## ALU_Pipeline
module ALU_Pipeline(
  input  logic clk, rst,
  input  logic [31:0] A_in, B_in,
  input  logic [31:0] instr_in,
  output logic [31:0] Result_out,
  output logic Zero_out, Carry_out, Overflow_out, Negative_out
);
  logic [31:0] A_reg, B_reg;
  logic [3:0]  ALUOp;
  logic [31:0] instr_reg;
  logic [6:0] opcode, funct7;
  logic [4:0] rd, rs1, rs2;
  logic [2:0] funct3;
  logic [31:0] Result_comb;
  logic Zero_comb, Carry_comb, Overflow_comb, Negative_comb;
  always_ff @(posedge clk or posedge rst) begin
    if (rst) begin
      A_reg <= 0;
      B_reg <= 0;
      instr_reg <= 0;
    end else begin
      A_reg <= A_in;
      B_reg <= B_in;
      instr_reg <= instr_in;
    end
  end
  InstructionDecoder decoder (
    .instruction(instr_reg),
    .opcode(opcode),
    .rd(rd),
    .funct3(funct3),
    .rs1(rs1),
    .rs2(rs2),
    .funct7(funct7)
  );
  ALUControl control (
    .opcode(opcode),
  ...
make LEC_CHECK=0 CAP_MARGIN=20 CORE_ASPECT_RATIO=1.44 CORE_MARGIN=6 CORE_UTILIZATION=49 CTS_CLUSTER_DIAMETER=296 CTS_CLUSTER_SIZE=75 GPL_ROUTABILITY_DRIVEN=0 HOLD_SLACK_MARGIN=0.06 MAX_ROUTING_LAYER=met4 MIN_ROUTING_LAYER=met1 PLACE_DENSITY=0.36 SETUP_SLACK_MARGIN=0.1 SLEW_MARGIN=30 TNS_END_PERCENT=15 finish   # period 8.49 ns
run.sh (not shown) runs the stock make flow with config.mk's settings and CLKGATE_MAP_FILE=.
Edit:
Settings changed: CORE_ASPECT_RATIO 1.44 to unset, CORE_MARGIN 6 to 2, CORE_UTILIZATION 49 to 57, CTS_CLUSTER_DIAMETER 296 to unset, CTS_CLUSTER_SIZE 75 to unset, GPL_ROUTABILITY_DRIVEN 0 to unset, HOLD_SLACK_MARGIN 0.06 to unset, MAX_ROUTING_LAYER met4 to unset, MIN_ROUTING_LAYER met1 to unset, PLACE_DENSITY 0.36 to unset, SETUP_SLACK_MARGIN 0.1 to unset, SLEW_MARGIN 30 to 20, TNS_END_PERCENT 15 to unset.
Clock period 8.49 ns to 3.33 ns, I/O delays scaled along.
Effect:
- With this change the flow ended with an error in global routing (5_1_grt)
- area after synthesis does not change
- die size shrinks by 21%
- synthesized cell count does not change
Edit:
Settings changed: ABC_AREA set to 1, CTS_CLUSTER_DIAMETER set to 400, CTS_CLUSTER_SIZE set to 98, PLACE_DENSITY set to 0.38, SETUP_SLACK_MARGIN set to 0.93.
Clock period 3.33 ns to 3.98 ns, I/O delays scaled along.
Now the flow went through all stages and came out clean.
Area after synthesis climbs by 15%.
Die area rose by 15%.
Synthesized cell count climbs by 72%.
Edit:
Settings changed: ABC_AREA 1 to unset, CORE_UTILIZATION 57 to 58, CTS_CLUSTER_DIAMETER 400 to 40, CTS_CLUSTER_SIZE 98 to 86, PLACE_DENSITY 0.38 to unset, SETUP_SLACK_MARGIN 0.93 to 0.89, TNS_END_PERCENT set to 5.
Clock period 3.98 ns to 3.57 ns, I/O delays scaled along.
With this change the flow never finished: it broke off in global routing (5_1_grt), error GRT-0232.
Die area fell by about 15%.
Area after synthesis fell by 13%.
Synthesized cell count fell by about 40%.
Edit:
Settings changed: ABC_AREA set to 0, CORE_UTILIZATION 58 to 66, CTS_CLUSTER_DIAMETER 40 to 344, CTS_CLUSTER_SIZE 86 to 20, SETUP_SLACK_MARGIN 0.89 to -0.2.
Clock period 3.57 ns to 3.34 ns, I/O delays scaled along.
Result: This time the run did not get past clock tree synthesis (4_1_cts) (DPL-0033). Area after synthesis is unchanged. Synthesized cell count stays the same. Die size came out lower by roughly a tenth.


The RTL this note starts from:
==> flow/design.v <==
module ALU (
  input  logic [31:0] A, B,
  input  logic [3:0] ALUOp,
  output logic [31:0] Result,
  output logic Zero, Carry, Overflow, Negative
);
  logic [32:0] tmp;
  always_comb begin
    tmp = 33'd0;
    Carry = 0;
    Overflow = 0;
    case (ALUOp)
      4'b0000: begin  
        tmp = A + B;
        Result = tmp[31:0];
        Carry = tmp[32];
        Overflow = (~A[31] & ~B[31] & Result[31]) | (A[31] & B[31] & ~Result[31]);
      end
      4'b0001: begin  
        tmp = A - B;
        Result = tmp[31:0];
        Carry = tmp[32];
        Overflow = (A[31] & ~B[31] & ~Result[31]) | (~A[31] & B[31] & Result[31]);
      end
      4'b0010: Result = A & B;
      4'b0011: Result = A | B;
      4'b0100: Result = A ^ B;
      4'b0101: Result = ~A;
      4'b0110: Result = ~B;
      4'b0111: Result = A << B[4:0];
      4'b1000: Result = A >> B[4:0];
      4'b1001: Result = $signed(A) >>> B[4:0];
      default: Result = 32'd0;
    endcase
    Zero = (Result == 0);
    Negative = Result[31];
  end
endmodule
module ALUControl(
  input  logic [6:0] funct7,
  input  logic [2:0] funct3,
  input  logic [6:0] opcode,
  output logic [3:0] ALUOp
);
  always_comb begin
    case (opcode)
      7'b0110011: begin  
        case ({funct7, funct3})
          10'b0000000_000: ALUOp = 4'b0000;  
          10'b0100000_000: ALUOp = 4'b0001;  
          10'b0000000_111: ALUOp = 4'b0010;  
          10'b0000000_110: ALUOp = 4'b0011;  
          10'b0000000_100: ALUOp = 4'b0100;  
          10'b0000000_001: ALUOp = 4'b0111;  
          10'b0000000_101: ALUOp = 4'b1000;  
          10'b0100000_101: ALUOp = 4'b1001;  
          default: ALUOp = 4'b1111;
        endcase
      end
      default: ALUOp = 4'b1111;
    endcase
  end
endmodule
module InstructionDecoder(
  input  logic [31:0] instruction,
  output logic [6:0]  opcode,
  output logic [4:0]  rd,
  output logic [2:0]  funct3,
  output logic [4:0]  rs1,
  output logic [4:0]  rs2,
  output logic [6:0]  funct7
);
  assign opcode = instruction[6:0];
  assign rd     = instruction[11:7];
  assign funct3 = instruction[14:12];
  assign rs1    = instruction[19:15];
  assign rs2    = instruction[24:20];
  assign funct7 = instruction[31:25];
endmodule
module ALU_Pipeline(
  input  logic clk, rst,
  input  logic [31:0] A_in, B_in,
  input  logic [31:0] instr_in,
  output logic [31:0] Result_out,
  output logic Zero_out, Carry_out, Overflow_out, Negative_out
);
  logic [31:0] A_reg, B_reg;
  logic [3:0]  ALUOp;
  logic [31:0] instr_reg;
  logic [6:0] opcode, funct7;
  logic [4:0] rd, rs1, rs2;
  logic [2:0] funct3;
  logic [31:0] Result_comb;
  logic Zero_comb, Carry_comb, Overflow_comb, Negative_comb;
  always_ff @(posedge clk or posedge rst) begin
    if (rst) begin
      A_reg <= 0;
      B_reg <= 0;
      instr_reg <= 0;
    end else begin
      A_reg <= A_in;
      B_reg <= B_in;
      instr_reg <= instr_in;
    end
  end
  InstructionDecoder decoder (
    .instruction(instr_reg),
    .opcode(opcode),
    .rd(rd),
    .funct3(funct3),
    .rs1(rs1),
    .rs2(rs2),
    .funct7(funct7)
  );
  ALUControl control (
    .opcode(opcode),
    .funct3(funct3),
    .funct7(funct7),
    .ALUOp(ALUOp)
  );
  ALU alu_inst (
    .A(A_reg),
    .B(B_reg),
    .ALUOp(ALUOp),
    .Result(Result_comb),
    .Zero(Zero_comb),
    .Carry(Carry_comb),
    .Overflow(Overflow_comb),
    .Negative(Negative_comb)
  );
  always_ff @(posedge clk or posedge rst) begin
    if (rst) begin
      Result_out <= 0;
      Zero_out <= 0;
      Carry_out <= 0;
      Overflow_out <= 0;
      Negative_out <= 0;
    end else begin
      Result_out <= Result_comb;
      Zero_out <= Zero_comb;
      Carry_out <= Carry_comb;
      Overflow_out <= Overflow_comb;
      Negative_out <= Negative_comb;
    end
  end
endmodule
clock: 7.26 ns
lec_check: 0
abc_area: 1
cap_margin: 25
core_aspect_ratio: 1.13
core_margin: 2
core_utilization: 40
cts_cluster_diameter: 179
gpl_timing_driven: 0
hold_slack_margin: 0.24
max_routing_layer: met4
min_routing_layer: met2
setup_slack_margin: -0.07
slew_margin: 15
tns_end_percent: 20
The first run died in global routing (5_1_grt) with GRT-0116.
Edit:
ABC_AREA = unset   (was 1)
CAP_MARGIN = 20   (was 25)
CTS_CLUSTER_DIAMETER = unset   (was 179)
HOLD_SLACK_MARGIN = 0.16   (was 0.24)
MAX_ROUTING_LAYER = unset   (was met4)
MIN_ROUTING_LAYER = unset   (was met2)
SETUP_SLACK_MARGIN = unset   (was -0.07)
TNS_END_PERCENT = unset   (was 20)
Result: Now the flow passed the timing, DRC and antenna checks; synthesized cell count shrinks by 42%; die area is lower by 13%; area after synthesis fell by 13%.
Edit:
CORE_ASPECT_RATIO = unset   (was 1.13)
CORE_UTILIZATION = 45   (was 40)
GPL_TIMING_DRIVEN = unset   (was 0)
HOLD_SLACK_MARGIN = unset   (was 0.16)
SLEW_MARGIN = 20   (was 15)
clock period = 3.98 ns   (was 7.26 ns; I/O delays follow)
Outcome:
- The changed run reached the layout checks and failed them: setup timing
- via count rises by 12%
- wire length decreases by 1.4%
- non-clock buffer count rose by 454
- utilization went up by 20 points
- final area grows by 27%
- total power is higher by 110%
- worst setup slack gets worse by 1.0 ns
- cell count rose by 18%
- fmax grows by 47%
- sequential cell count is unchanged
Edit:
CORE_UTILIZATION = 31   (was 45)
clock period = 5.97 ns   (was 3.98 ns; I/O delays follow)
Result:
- With this change the flow finished with timing, DRC and antenna clean
- clock power is lower by 32%
- combinational power is lower by 53%
- core utilization is lower by 31 points
- cell area is lower by 21%
- setup slack improved by 1.1 ns
- routed wire length is lower by 8.2%
- power is lower by 41%
- register-to-register slack improved by 1.1 ns
- via count is lower by 16%
- non-clock buffer count is lower by 517
No activity file was given, so power comes from the tool's default toggle rates.
